==> trial 82: inputs <==
// PCPU
module PCPU(
	input clock,
	input enable,
	input reset,
	input start,
	input [15:0] d_datain,
	input [15:0] i_datain,
	input [3:0] select_y,
	output wire [7:0] d_addr,
	output wire [15:0] d_dataout,
	output wire d_we,
	output wire [7:0] i_addr,
	output reg [15:0] y
);
export LEC_CHECK = 0
export CAP_MARGIN = 20
export CORE_MARGIN = 2
export CORE_UTILIZATION = 40
export SLEW_MARGIN = 20
create_clock -name core_clock -period 5.23 [get_ports {clock}]
run.sh (not shown) runs the stock make flow with config.mk's settings and CLKGATE_MAP_FILE=.
==> trial 30 (differences from trial 82) <==
==> flow/config.mk (replaced) <==
export PLATFORM = sky130hd
export DESIGN_NAME = PCPU
export DESIGN_NICKNAME = PCPU
export VERILOG_FILES = /design/flow/design.v
export SDC_FILE = /design/flow/constraint.sdc
export NUM_CORES = 4
export LEC_CHECK = 0
export ABC_AREA = 1
export CAP_MARGIN = 20
export CELL_PAD_IN_SITES_DETAIL_PLACEMENT = 1
export CELL_PAD_IN_SITES_GLOBAL_PLACEMENT = 2
export CORE_ASPECT_RATIO = 1.75
export CORE_MARGIN = 2
export CORE_UTILIZATION = 59
export CTS_CLUSTER_SIZE = 51
export GPL_ROUTABILITY_DRIVEN = 0
export GPL_TIMING_DRIVEN = 0
export MAX_ROUTING_LAYER = met4
export SETUP_SLACK_MARGIN = 0.82
export SLEW_MARGIN = 10
export TNS_END_PERCENT = 35
==> flow/constraint.sdc (replaced) <==
create_clock -name core_clock -period 3.22 [get_ports {clock}]
set_input_delay 0.6440 -clock core_clock [delete_from_list [all_inputs] [get_ports {clock}]]
set_output_delay 0.6440 -clock core_clock [all_outputs]
set_load 0.01 [all_outputs]
==> notes <==
- Trial 30 did not get past global placement without I/O (3_1_place_gp_skip_io), error GPL-0301. Trial 82 produced a clean layout.
- Of trial 30 and trial 82, trial 82 has the higher synthesized area (gap about 1.8%, measured against trial 82).
- Synthesized cell count: trial 30 is higher than trial 82 (24%).
- Die area: trial 30 is lower than trial 82 (about 33%).
==> figures <==
quantity                                                                                                                       trial 30     trial 82
Yosys stat chip area                                                                                                        25,300 um^2  25,700 um^2
Post-synthesis instance area                                                                                                25,300 um^2  25,700 um^2
Area of the die                                                                                                             44,600 um^2  66,400 um^2
Fraction of the mapped netlist area in simple logic gates                                                                         0.300        0.185
Number of cells produced by synthesis                                                                                             3,950        3,175
Pre-placement core utilization                                                                                                    0.596        0.406
Fa+ha+maj area frac                                                                                                              0.0278       0.0273
Yosys cell count                                                                                                                  3,950        3,175
Chip width                                                                                                                       160 um       258 um
Average size of a mapped cell                                                                                                 6.40 um^2    8.10 um^2
Number of distinct library cell variants in the gate-level netlist after synthesis                                                   67          101
Run status                                                                                                               did not finish  no timing/DRC/antenna violations
Stage where the flow stopped                                                        global placement without I/O (3_1_place_gp_skip_io)            -
Core Box Area                                                                                                               42,400 um^2  63,300 um^2
Area fraction in mux cells                                                                                                            0        0.139
Sequential cell area fraction in the yosys report                                                                                 0.274        0.269

========
==> v23: inputs <==
Starting RTL as in the previous note.
Settings: LEC_CHECK=0, ABC_AREA=1, CAP_MARGIN=15, CELL_PAD_IN_SITES_DETAIL_PLACEMENT=1, CELL_PAD_IN_SITES_GLOBAL_PLACEMENT=1, CORE_ASPECT_RATIO=0.85, CORE_MARGIN=6, CORE_UTILIZATION=27, CTS_CLUSTER_SIZE=44, GPL_ROUTABILITY_DRIVEN=0, GPL_TIMING_DRIVEN=1, HOLD_SLACK_MARGIN=0.13, MAX_ROUTING_LAYER=met4, PLACE_DENSITY_LB_ADDON=0.03, SETUP_SLACK_MARGIN=0.87, SLEW_MARGIN=5; clock period 5.14 ns.
==> v32 (differences from v23) <==
==> flow/config.mk (replaced) <==
export PLATFORM = sky130hd
export DESIGN_NAME = PCPU
export DESIGN_NICKNAME = PCPU
export VERILOG_FILES = /design/flow/design.v
export SDC_FILE = /design/flow/constraint.sdc
export NUM_CORES = 4
export LEC_CHECK = 0
export CAP_MARGIN = 20
export CORE_MARGIN = 2
export CORE_UTILIZATION = 52
export SLEW_MARGIN = 20
==> flow/constraint.sdc (replaced) <==
create_clock -name core_clock -period 5.21 [get_ports {clock}]
set_input_delay 1.0420 -clock core_clock [delete_from_list [all_inputs] [get_ports {clock}]]
set_output_delay 1.0420 -clock core_clock [all_outputs]
set_load 0.01 [all_outputs]
==> v2 (differences from v23) <==
==> flow/config.mk (replaced) <==
export PLATFORM = sky130hd
export DESIGN_NAME = PCPU
export DESIGN_NICKNAME = PCPU
export VERILOG_FILES = /design/flow/design.v
export SDC_FILE = /design/flow/constraint.sdc
export NUM_CORES = 4
export LEC_CHECK = 0
export ABC_AREA = 1
export CAP_MARGIN = 20
export CORE_MARGIN = 2
export CORE_UTILIZATION = 66
export SLEW_MARGIN = 20
==> flow/constraint.sdc (replaced) <==
create_clock -name core_clock -period 3.3 [get_ports {clock}]
set_input_delay 0.6600 -clock core_clock [delete_from_list [all_inputs] [get_ports {clock}]]
set_output_delay 0.6600 -clock core_clock [all_outputs]
set_load 0.01 [all_outputs]
==> notes <==
v32 finished with timing, DRC and antenna clean. v2 did not get past global routing. v23 produced a clean layout.
Fmax: v32 is smaller than v23 (15%).
Synthesized cell count is the same in v23 and v2.
Between v32 and v23, the lower non-clock buffer count is in v32 (gap 26).
In v32 the clock skew is higher than in v23, by 0.011 ns.
Between v32 and v23, the lower sequential power is in v23 (gap about 34%, measured against v23).
Against v32, the utilization of v23 is lower by 27 points.
Between v23 and v32, the lower first-iteration DRC count is in v23 (gap 17%, measured against v32).
Of v32 and v23, v32 has the higher synthesized area (gap 1.8%, measured against v23).
Clock-buffer cell count: v32 is lower than v23 (13).
Against v32, the hold slack of v23 is lower by 0.016 ns.
==> figures <==
Clock network power share: v32 0.101; v2 -; v23 0.116
Setup slack of the worst register-to-register path: v32 0.16 ns; v2 -; v23 0.87 ns
Rel. slew slack: v32 0.2204; v2 -; v23 0.1615
Max layer used: v32 met5; v2 -; v23 met4
Worst Reg-to-Reg Cells: v32 16; v2 -; v23 16
Final critical delay including setup and external delays: v32 5.050 ns; v2 -; v23 4.275 ns
Clock buffer cells: v32 38; v2 -; v23 51
Class of the tightest hold or removal check: v32 reg2reg; v2 -; v23 in2async
Slew at the pin closest to its max-slew limit: v32 1.160 ns; v2 -; v23 1.256 ns
Number of logic gates: v32 2520; v2 -; v23 2994
Count of mapped cells out of synthesis: v32 3175; v2 3950; v23 3950
First-pass DRT Iterations: v32 9; v2 -; v23 8
Worst stage delay on the critical path: v32 0.56 ns; v2 -; v23 0.55 ns
Arrival time of data at the critical path endpoint: v32 5.57 ns; v2 -; v23 4.69 ns
Logic inverters: v32 98; v2 -; v23 462
Flip-flops: v32 277; v2 -; v23 277
Run status: v32 finished clean; v2 aborted with a tool error; v23 finished clean
Stage where the flow stopped: v32 -; v2 global routing; v23 -
Iteration-0 DRC count of the detailed router: v32 4485; v2 -; v23 3730
Avg Vias per Cell: v32 7.432; v2 -; v23 5.932
Xor/xnor cell area share of the yosys netlist: v32 0.02587; v2 0.02377; v23 0.02377
Die height: v32 226.4 µm; v2 199.7 µm; v23 294.0 µm
Power is estimated from default activity; no workload was simulated.
